## before
==> flow/design.v (excerpt) <==
module CLOCK_TOP( 
	   SEG0, SEG1, SEG2, SEG3, SEG4, SEG5, SEG6, SEG7, LED, BUZ_OUT,
	   CLK50M, KEY1, KEY2, KEY3, SW0, SW1, SW2, SW3, SW4, SW5, KNOCK,
	   SENSOR, ROT_A, ROT_B
	   );
Size in the first run: roughly 2200 cells after synthesis, ~310 flip-flops, roughly 89 I/O pins, about 19000 um2 of cells after synthesis.
==> flow/config.mk <==
export PLATFORM = sky130hd
export DESIGN_NAME = CLOCK_TOP
export DESIGN_NICKNAME = CLOCK_TOP
export VERILOG_FILES = /design/flow/design.v
export SDC_FILE = /design/flow/constraint.sdc
export NUM_CORES = 4
export LEC_CHECK = 0
export ABC_AREA = 0
export CAP_MARGIN = 0
export CORE_MARGIN = 2
export CORE_UTILIZATION = 72
export CTS_CLUSTER_SIZE = 14
export MAX_ROUTING_LAYER = met4
export MIN_ROUTING_LAYER = met1
export PLACE_DENSITY_LB_ADDON = 0.06
export SETUP_SLACK_MARGIN = 1.31
export SLEW_MARGIN = 20
export TNS_END_PERCENT = 65
==> flow/constraint.sdc <==
create_clock -name core_clock -period 4.62 [get_ports {CLK50M}]
set_input_delay 0.9240 -clock core_clock [delete_from_list [all_inputs] [get_ports {CLK50M}]]
set_output_delay 0.9240 -clock core_clock [all_outputs]
set_load 0.01 [all_outputs]
run.sh (not shown) runs the stock make flow with config.mk's settings and CLKGATE_MAP_FILE=.
before was carried through to the last stage, and its layout satisfied the timing, DRC and antenna checks.
### before -> after
Settings: CAP_MARGIN changed from 0 to 30; SETUP_SLACK_MARGIN changed from 1.31 to 1.34; CTS_CLUSTER_SIZE changed from 14 to 80; PLACE_DENSITY_LB_ADDON changed from 0.06 to 0.01.
- Met2 layer usage reported by global route (lower): after
- after vs before: fraction of standard cell area that is sequential down in after
- Fill cell total of the finished layout is lower on after
- Area share of buffers outside the clock network: higher on after
- Reported for after and before, proportion of register bits with asynchronous set or reset after synthesis turned out identical to the last digit.
- In after, the proportion of total power due to net switching came out 0.49 points above the value in before.
- Diff after..before | layout multi-input combinational cell count | negligible
- after against before; design area is up slightly.


CLOCK_TOP again, from the RTL that the note above started with.
==> flow/design.v (excerpt) <==
module CLOCK_TOP( 
	   SEG0, SEG1, SEG2, SEG3, SEG4, SEG5, SEG6, SEG7, LED, BUZ_OUT,
	   CLK50M, KEY1, KEY2, KEY3, SW0, SW1, SW2, SW3, SW4, SW5, KNOCK,
	   SENSOR, ROT_A, ROT_B
	   );
Settings: LEC_CHECK=0, ABC_AREA=1, CAP_MARGIN=30, CORE_MARGIN=9, CORE_UTILIZATION=69, CTS_CLUSTER_SIZE=52, MAX_ROUTING_LAYER=met4, MIN_ROUTING_LAYER=met1, PLACE_DENSITY_LB_ADDON=0.01, SETUP_SLACK_MARGIN=1.24, SLEW_MARGIN=30, TNS_END_PERCENT=65; clock period 10.4 ns.
The starting point ran to the end with no violations.
Edit:
- CORE_MARGIN: 9 -> 2
- CORE_UTILIZATION: 69 -> 72
- CTS_CLUSTER_DIAMETER: unset -> 30
- CTS_CLUSTER_SIZE: 52 -> 49
- SETUP_SLACK_MARGIN: 1.24 -> 3.09
- TNS_END_PERCENT: 65 -> 5
Final cell count climbs by 1.9%.
Sequential power stays flat.
Power grows by 51%.
Worst setup slack gets worse by 0.13 ns.
Routed wire length goes up by 17%.
Edit:
- CAP_MARGIN: 30 -> 20
- CTS_CLUSTER_DIAMETER: 30 -> unset
- CTS_CLUSTER_SIZE: 49 -> unset
- MAX_ROUTING_LAYER: met4 -> unset
- MIN_ROUTING_LAYER: met1 -> unset
- PLACE_DENSITY_LB_ADDON: 0.01 -> unset
- SETUP_SLACK_MARGIN: 3.09 -> unset
- SLEW_MARGIN: 30 -> 20
- TNS_END_PERCENT: 5 -> unset
- clock period: 10.4 -> 30.1 ns (I/O delays scaled with it)
What happened: The changed run ran to the end with no violations; count of clock-buffer cells in the layout fell by 40; worst hold slack degrades by 0.065 ns; wire length fell by 13%; area after synthesis does not change; setup slack improves by 16 ns; die size stays the same; non-clock buffer count is unchanged; final cell count fell by 2.1%; power fell by 77%; critical path depth fell by 2; clock skew fell by 0.012 ns.
Edit:
- ABC_AREA: 1 -> unset
- CORE_UTILIZATION: 72 -> 64
- CTS_CLUSTER_SIZE: unset -> 100
- clock period: 30.1 -> 8.05 ns (I/O delays scaled with it)
Setup slack degrades by 18 ns; clock power went up to 3.7 times its value; via count went down by 20%.


## job 4666
Starting RTL as in the previous note.
Settings: LEC_CHECK=0, ABC_AREA=1, CAP_MARGIN=20, CELL_PAD_IN_SITES_DETAIL_PLACEMENT=2, CORE_MARGIN=5, CORE_UTILIZATION=29, HOLD_SLACK_MARGIN=0.02, MIN_ROUTING_LAYER=met2, PLACE_DENSITY=0.53, SETUP_SLACK_MARGIN=0.21, SLEW_MARGIN=20; clock period 5.9 ns.
Job 4666: full flow OK, the timing, DRC and antenna checks passed
Setup changes, job 4666 to job 5878
- a change of CORE_UTILIZATION from 29 to 40
- a change of CORE_MARGIN from 5 to 2
- a deleted ABC_AREA that had been 1
- a deleted HOLD_SLACK_MARGIN that had been 0.02
- a deleted SETUP_SLACK_MARGIN that had been 0.21
- a deleted CELL_PAD_IN_SITES_DETAIL_PLACEMENT that had been 2
- a change of the clock period (ns, I/O delays scaled along) from 5.9 to 20.0
[summary]
- Job 5878 finished every stage; the final checks, however, were not passed, the failures being design-rule violations.
- Higher critical path arrival was reported by job 5878, not job 4666.
- Die outline area was lower in the run labelled job 5878.
- When job 5878 is set beside job 4666, its smallest hold slack turns out to be 0.078 ns smaller.
- Job 4666 has lower flip-flop and latch share of the layout cell area than job 5878.
- Against job 4666, job 5878 comes in 10.86 ns higher on setup slack after layout.
- Job 5878 — overall power of the completed layout 71% lower, job 4666 as reference
- Compared with job 4666, job 5878 shows a higher count of clock-buffer cells in the layout.
- Job 5878 ended with less share of the clock period used by the worst path after layout than job 4666.
For job 7312, these inputs were changed with respect to job 5878:
- changing CORE_UTILIZATION from 40 to 34
- setting CORE_ASPECT_RATIO to 1.02 for the first time
- removing PLACE_DENSITY (formerly 0.53)
- removing MIN_ROUTING_LAYER (formerly met2)
[summary]
[flow] job 5878 | stages: complete | final checks: fail | reason: design-rule violations
Looking at the reports, job 7312 completed the entire flow and the layout it produced met the timing, DRC and antenna checks.
Going from job 5878 to job 7312, peak fanout along the critical path grows by 33%.
Compared with job 5878, job 7312 degrades cell area.
Min final routed DRC violation total across job 7312 and job 5878: job 7312
From job 7312 to job 5878, total of max-cap violations did not move at all.
Job 5878 has a lower maximum single-stage delay on the critical path than job 7312.
Job 7312: clock network area share is 0.37 points higher than what job 5878 reported.
STATUS wire length: job 7312 wins against job 5878
Part of the power in combinational logic: job 5878 vs job 7312, no meaningful difference
Measured against each other, job 7312 and job 5878 differ in tapcell count, the higher figure coming from job 7312.
Job 7312 vs. job 5878: final core utilization has decreased; overall global routing resource usage has decreased.
### job 7312 -> job 4633
- CORE_ASPECT_RATIO no longer set, was 1.02
- SETUP_SLACK_MARGIN now 3.28, previously not set
- CORE_UTILIZATION now 61, was 34
- the clock period (ns, I/O delays scaled along) now 13.4, was 20.0
Findings:
Job 4633 vs job 7312 — non-clock buffer count climbed slightly
Area overhead of the layout relative to synthesis ended up 3.1 points lower on job 4633 than on job 7312.
Job 4633 ended up with mux2i_1 as its slowest stage cell on the critical path; job 7312 ended up with dfrtp_4.
On job 4633: combined buffer and inverter count along the critical path is 1 higher than what job 7312 gave.
The internal portion of total power number comes out lower for job 7312 vs job 4633.
From job 7312 to job 4633 the numbers moved as follows: final design area excluding fillers went down; total power draw moved up; worst path setup slack after routing fell 5.29 ns.
Changes observed in job 4633 relative to job 7312: clock distribution power now larger; total wire length lost 2600 um; global-route total usage across every layer increased by 11 points relative to the old numbers.
In the flow results for job 4633 and job 7312, the number of tap instances is larger on job 7312.
Input-level comparison between job 9094 and job 4633:
- ABC_AREA now 1, previously not set
- SETUP_SLACK_MARGIN no longer set, was 3.28
- CORE_UTILIZATION now 62, was 61
- the clock period (ns, I/O delays scaled along) now 15.3, was 13.4
--- outcome ---
- [job 9094] number of cells in the finished layout apart from fillers rose about 30% relative to job 4633
- For job 4633, the top metal layer carrying routed signals was met4, unlike job 9094, where it was met5.
- STATUS total via count after detailed routing: job 9094 loses against job 4633
- On worst-case setup slack after placement, job 9094 does better than job 4633.
- Re area of the synthesized netlist per yosys stat: job 4633 and job 9094 aren't equal, and the higher value belongs to job 9094.
- Area of placed instances in job 9094 is about 9% above job 4633.
- | core utilization | job 9094 vs job 4633 | ≈ equal |
- Job 9094 vs. job 4633: post-route clock period utilization shows a reduction of 6.3 points, final routed wirelength across all metal layers shows an increase of 6000 um, total die size shows an increase of about 6.4%.
Power is estimated from default activity; no workload was simulated.
